// copyEngine
module copyEngine  #(
    parameter DATA_WIDTH       = 64,
    parameter ADDR_WIDTH       = 32,
    parameter LEN              = 16,
    parameter FULL_WORD_SIZE   = DATA_WIDTH / 8
) (
    input                             rstn,
    input                             clk,
    input                             src_dw_sel_i, 
    input                             dst_dw_sel_i, 
    input                             copy_i,
    input                             set_i,
    input        [7:0]                setVal_i,
    input                             flush_i,
    input        [LEN-1:0]            len_i,
    input        [ADDR_WIDTH-1:0]     src_i,
    input        [ADDR_WIDTH-1:0]     dst_i,
    output logic                      done_o,
    output logic                      mem_re_r,
    output logic [ADDR_WIDTH-1:0]     mem_rad_r,
    input                             mem_rreq_rdy,
    input        [DATA_WIDTH-1:0]     mem_rdat,
    input                             mem_rdat_rdy,
    output logic [FULL_WORD_SIZE-1:0] mem_bwe_r,
    output logic [ADDR_WIDTH-1:0]     mem_wad_r,
    output logic [DATA_WIDTH-1:0]     mem_wdat_r,
    input                             mem_wreq_rdy,
    output logic                      flush_r,
    output logic [ADDR_WIDTH-1:0]     cmd_adr_r,
    input                             cmd_rdy
);
For scale: about 4100 cells after synthesis, about 0.047 mm^2 of cells after synthesis.
export LEC_CHECK = 0
export ABC_AREA = 0
export CAP_MARGIN = 20
export CORE_ASPECT_RATIO = 1.08
export CORE_MARGIN = 4
export CORE_UTILIZATION = 58
export CTS_CLUSTER_DIAMETER = 33
export MAX_ROUTING_LAYER = met5
export PLACE_DENSITY_LB_ADDON = 0.0
export SETUP_SLACK_MARGIN = 2.2
export SLEW_MARGIN = 15
export TNS_END_PERCENT = 70
create_clock -name core_clock -period 7.11 [get_ports {clk}]
run.sh (not shown) runs the stock make flow with config.mk's settings and CLKGATE_MAP_FILE=.
The starting point produced a layout that fails on setup timing.
Edit:
- ABC_AREA: 0 -> 1
- CORE_ASPECT_RATIO: 1.08 -> not set
- CORE_MARGIN: 4 -> 2
- CORE_UTILIZATION: 58 -> 72
- CTS_CLUSTER_DIAMETER: 33 -> not set
- MAX_ROUTING_LAYER: met5 -> not set
- PLACE_DENSITY_LB_ADDON: 0.0 -> not set
- SETUP_SLACK_MARGIN: 2.2 -> not set
- SLEW_MARGIN: 15 -> 20
- TNS_END_PERCENT: 70 -> 5
- clock period: 7.11 -> 2.35 ns (I/O delays scaled with it)
The changed run never finished: it broke off in global routing (5_1_grt).
Synthesized cell count goes up by 37%.
Die size goes down by 18%.
Area after synthesis goes up by 3.8%.
Edit:
- ABC_AREA: 1 -> not set
- CORE_UTILIZATION: 72 -> 32
- TNS_END_PERCENT: 5 -> not set
- clock period: 2.35 -> 13.5 ns (I/O delays scaled with it)
The new run passed the timing, design-rule and antenna checks.
Die size rose by 110%.
Synthesized area falls by 3.6%.
Synthesized cell count decreases by 27%.
Edit:
- CORE_UTILIZATION: 32 -> 72
- clock period: 13.5 -> 2.68 ns (I/O delays scaled with it)
Result:
- Now the flow died in clock tree synthesis (4_1_cts) (DPL-0033)
- die size drops by 55%
- synthesized area is unchanged
- synthesized cell count stays the same

* * *

Starting RTL as in the previous note.
==> flow/config.mk <==
export PLATFORM = sky130hd
export DESIGN_NAME = copyEngine
export DESIGN_NICKNAME = copyEngine
export VERILOG_FILES = /design/flow/design.v
export SDC_FILE = /design/flow/constraint.sdc
export NUM_CORES = 4
export LEC_CHECK = 0
export ABC_AREA = 0
export CAP_MARGIN = 20
export CORE_ASPECT_RATIO = 1.08
export CORE_MARGIN = 2
export CORE_UTILIZATION = 72
export CTS_CLUSTER_DIAMETER = 33
export CTS_CLUSTER_SIZE = 58
export MAX_ROUTING_LAYER = met5
export PLACE_DENSITY_LB_ADDON = 0.0
export SETUP_SLACK_MARGIN = 2.05
export SLEW_MARGIN = 15
export TNS_END_PERCENT = 70
==> flow/constraint.sdc <==
create_clock -name core_clock -period 7.11 [get_ports {clk}]
set_input_delay 1.4220 -clock core_clock [delete_from_list [all_inputs] [get_ports {clk}]]
set_output_delay 1.4220 -clock core_clock [all_outputs]
set_load 0.01 [all_outputs]
The baseline stopped in global routing (GRT-0116).
Edit:
- ABC_AREA: 0 -> 1
- CORE_ASPECT_RATIO: 1.08 -> not set
- CORE_UTILIZATION: 72 -> 69
- CTS_CLUSTER_DIAMETER: 33 -> not set
- CTS_CLUSTER_SIZE: 58 -> not set
- MAX_ROUTING_LAYER: met5 -> not set
- PLACE_DENSITY_LB_ADDON: 0.0 -> not set
- SETUP_SLACK_MARGIN: 2.05 -> not set
- SLEW_MARGIN: 15 -> 20
- TNS_END_PERCENT: 70 -> not set
- clock period: 7.11 -> 4.34 ns (I/O delays scaled with it)
=> With this change the flow produced a layout that fails on setup timing. Die area increases by 8.1%. Synthesized area went up by 3.8%. Synthesized cell count rises by 37%.
Edit:
- CORE_ASPECT_RATIO: not set -> 1.42
- CORE_UTILIZATION: 69 -> 72
- clock period: 4.34 -> 3.77 ns (I/O delays scaled with it)
Result:
- Now the flow failed in global routing (GRT-0116)
- die area went down by 4.1%
- synthesized area is unchanged
- synthesized cell count does not change
Edit:
- ABC_AREA: 1 -> not set
- CORE_ASPECT_RATIO: 1.42 -> 1.72
- CTS_CLUSTER_DIAMETER: not set -> 27
- CTS_CLUSTER_SIZE: not set -> 42
- PLACE_DENSITY_LB_ADDON: not set -> 0.01
- SETUP_SLACK_MARGIN: not set -> 0.79
- clock period: 3.77 -> 2.67 ns (I/O delays scaled with it)
=> This time the run never finished: it broke off in clock tree synthesis; synthesized area goes down by about 3.6%; die area falls by about 3.5%; synthesized cell count falls by about 27%.

* * *

Starting RTL as in the previous note.
==> flow/config.mk <==
export PLATFORM = sky130hd
export DESIGN_NAME = copyEngine
export DESIGN_NICKNAME = copyEngine
export VERILOG_FILES = /design/flow/design.v
export SDC_FILE = /design/flow/constraint.sdc
export NUM_CORES = 4
export LEC_CHECK = 0
export ABC_AREA = 0
export CAP_MARGIN = 20
export CORE_ASPECT_RATIO = 1.08
export CORE_MARGIN = 4
export CORE_UTILIZATION = 72
export CTS_CLUSTER_DIAMETER = 33
export CTS_CLUSTER_SIZE = 58
export MAX_ROUTING_LAYER = met5
export PLACE_DENSITY_LB_ADDON = 0.0
export SETUP_SLACK_MARGIN = 2.2
export SLEW_MARGIN = 15
export TNS_END_PERCENT = 70
==> flow/constraint.sdc <==
create_clock -name core_clock -period 7.11 [get_ports {clk}]
set_input_delay 1.4220 -clock core_clock [delete_from_list [all_inputs] [get_ports {clk}]]
set_output_delay 1.4220 -clock core_clock [all_outputs]
set_load 0.01 [all_outputs]
The first run ended with an error in global routing (5_1_grt).
Change:
- ABC_AREA: 0 -> unset
- CORE_ASPECT_RATIO: 1.08 -> unset
- CORE_MARGIN: 4 -> 2
- CORE_UTILIZATION: 72 -> 40
- CTS_CLUSTER_DIAMETER: 33 -> unset
- CTS_CLUSTER_SIZE: 58 -> unset
- MAX_ROUTING_LAYER: met5 -> unset
- PLACE_DENSITY_LB_ADDON: 0.0 -> unset
- SETUP_SLACK_MARGIN: 2.2 -> unset
- SLEW_MARGIN: 15 -> 20
- TNS_END_PERCENT: 70 -> unset
- clock period: 7.11 -> 14.6 ns (I/O delays scaled with it)
Result: This time the run finished with timing, DRC and antenna clean; synthesized area is unchanged; die area rose by 73%; synthesized cell count stays the same.
Change:
- CORE_UTILIZATION: 40 -> 70
- clock period: 14.6 -> 3.36 ns (I/O delays scaled with it)
Result: The changed run died in global routing (5_1_grt); die area goes down by 42%; synthesized cell count is unchanged; synthesized area stays the same.
Change:
- CORE_UTILIZATION: 70 -> 40
- clock period: 3.36 -> 9.49 ns (I/O delays scaled with it)
The changed run finished with timing, DRC and antenna clean.
Die size is higher by well over a third.
Synthesized cell count is unchanged.
Area after synthesis does not change.

* * *

## v27
copyEngine again, from the RTL that the note above started with.
clock: 5.61 ns
lec_check: 0
abc_area: 0
cap_margin: 20
core_aspect_ratio: 1.08
core_margin: 4
core_utilization: 54
cts_cluster_diameter: 326
max_routing_layer: met5
setup_slack_margin: 0.92
slew_margin: 15
tns_end_percent: 70
No crash in v27: every stage finished, but the layout fails its final checks due to setup timing.
Setup changes, v27 to v55
# v27
export LEC_CHECK = 0
export ABC_AREA = 0
export CAP_MARGIN = 20
export CORE_ASPECT_RATIO = 1.08
export CORE_MARGIN = 4
export CORE_UTILIZATION = 54
export CTS_CLUSTER_DIAMETER = 326
export MAX_ROUTING_LAYER = met5
export SETUP_SLACK_MARGIN = 0.92
export SLEW_MARGIN = 15
export TNS_END_PERCENT = 70
create_clock -name core_clock -period 5.61 [get_ports {clk}]
# v55
export LEC_CHECK = 0
export ABC_AREA = 1
export CAP_MARGIN = 20
export CORE_MARGIN = 2
export CORE_UTILIZATION = 72
export CTS_CLUSTER_SIZE = 14
export SLEW_MARGIN = 20
create_clock -name core_clock -period 2.35 [get_ports {clk}]
[summary]
- As far as flip-flop and latch count after synthesis goes, v27 and v55 are indistinguishable; the numbers are identical.
- Between v55 and v27, it is v55 whose cell area after placement is higher, by about 8%.
- Per the comparison of v55 with v27, width of the die moved down; final weighted congestion of routability-driven global placement rose 9.7%; share of synthesized area spent on multiplexers fell by 11 points; instance tally after logic synthesis increased by 1527 relative to the old numbers; summed instance area of the synthesized netlist increased 1800 sq um.
- The xor/xnor cell area share of the yosys netlist number comes out higher for v55 vs v27.
- For v55, the flow was terminated by a tool error in 5_1_grt and produced no final design.
Input changes introduced in v32 (baseline for comparison: v55):
# v55
export LEC_CHECK = 0
export ABC_AREA = 1
export CAP_MARGIN = 20
export CORE_MARGIN = 2
export CORE_UTILIZATION = 72
export CTS_CLUSTER_SIZE = 14
export SLEW_MARGIN = 20
create_clock -name core_clock -period 2.35 [get_ports {clk}]
# v32
export LEC_CHECK = 0
export CAP_MARGIN = 20
export CORE_MARGIN = 2
export CORE_UTILIZATION = 72
export CTS_CLUSTER_DIAMETER = 363
export CTS_CLUSTER_SIZE = 14
export PLACE_DENSITY_LB_ADDON = 0.01
export SETUP_SLACK_MARGIN = 0.79
export SLEW_MARGIN = 20
create_clock -name core_clock -period 2.73 [get_ports {clk}]
Findings:
- v32: it failed with a tool error in 4_1_cts, so there are no final results.
- v55 → v32: area of the core now smaller; final estimated routing congestion in global placement decreased by 0.011 relative to the old numbers.
- Re simple-gate share of the synthesized area: v55 and v32 aren't equal, and the higher value belongs to v55.
- Diff v55 -> v32: gate count of the mapped netlist now smaller; cell total in the yosys stat output now smaller.
- v32: chip height 4.7 microns below v55
- Cell area after placement: v32 lower than v55
- Against v55, v32 comes in 1.9 points higher on share of the yosys chip area belonging to registers.
#### Input delta (v40 over v32)
# v32
export LEC_CHECK = 0
export CAP_MARGIN = 20
export CORE_MARGIN = 2
export CORE_UTILIZATION = 72
export CTS_CLUSTER_DIAMETER = 363
export CTS_CLUSTER_SIZE = 14
export PLACE_DENSITY_LB_ADDON = 0.01
export SETUP_SLACK_MARGIN = 0.79
export SLEW_MARGIN = 20
create_clock -name core_clock -period 2.73 [get_ports {clk}]
# v40
export LEC_CHECK = 0
export CAP_MARGIN = 20
export CORE_MARGIN = 2
export CORE_UTILIZATION = 65
export CTS_CLUSTER_SIZE = 50
export HOLD_SLACK_MARGIN = 0.29
export SETUP_SLACK_MARGIN = 1.85
export SLEW_MARGIN = 20
create_clock -name core_clock -period 7.21 [get_ports {clk}]
--- outcome ---
Comparing the two runs side by side, v40 comes out ahead of v32 on worst setup timing slack at the placement stage. Reported for v32 and v40, tally of unique sky130hd cells used after synthesis turned out identical to the last digit. Compared to v32, v40 was floorplanned on a bigger die. v40 completed end to end; final checks failed (setup timing). Taking v32 as the reference, in v40 post-synthesis cell count comparable, number of flops mapped to enable cells by yosys now sits at about the same level, width of the die +5.2%, core region area went up. Comparing effective utilization at floorplan for v32 and v40, the smaller number came from v40.
Setup changes, v40 to v3
# v40
export LEC_CHECK = 0
export CAP_MARGIN = 20
export CORE_MARGIN = 2
export CORE_UTILIZATION = 65
export CTS_CLUSTER_SIZE = 50
export HOLD_SLACK_MARGIN = 0.29
export SETUP_SLACK_MARGIN = 1.85
export SLEW_MARGIN = 20
create_clock -name core_clock -period 7.21 [get_ports {clk}]
# v3
export LEC_CHECK = 0
export CAP_MARGIN = 20
export CORE_ASPECT_RATIO = 0.89
export CORE_MARGIN = 2
export CORE_UTILIZATION = 66
export CTS_CLUSTER_SIZE = 50
export HOLD_SLACK_MARGIN = 0.29
export PLACE_DENSITY = 0.64
export SETUP_SLACK_MARGIN = 1.39
export SLEW_MARGIN = 20
export TNS_END_PERCENT = 60
create_clock -name core_clock -period 5.27 [get_ports {clk}]
Findings:
- Number of CTS-inserted buffers (v3 over v40): increase, 1
- From v3 to v40, area after synthesis did not move at all.
- Area enclosed by the die boundary down 1100 sq um in v3 wrt v40
- For v3, the flow was terminated by a tool error in 5_1_grt and produced no final design.
- v40: flow complete, layout not clean; failing: setup timing
- Cmp v40 and v3 / half-perimeter wire length of the detailed placement result / lower: v40
- Floorplan utilization was lower in the run labelled v40.
- Number of standard-cell rows in the floorplan in v3 is 6 lower than in v40
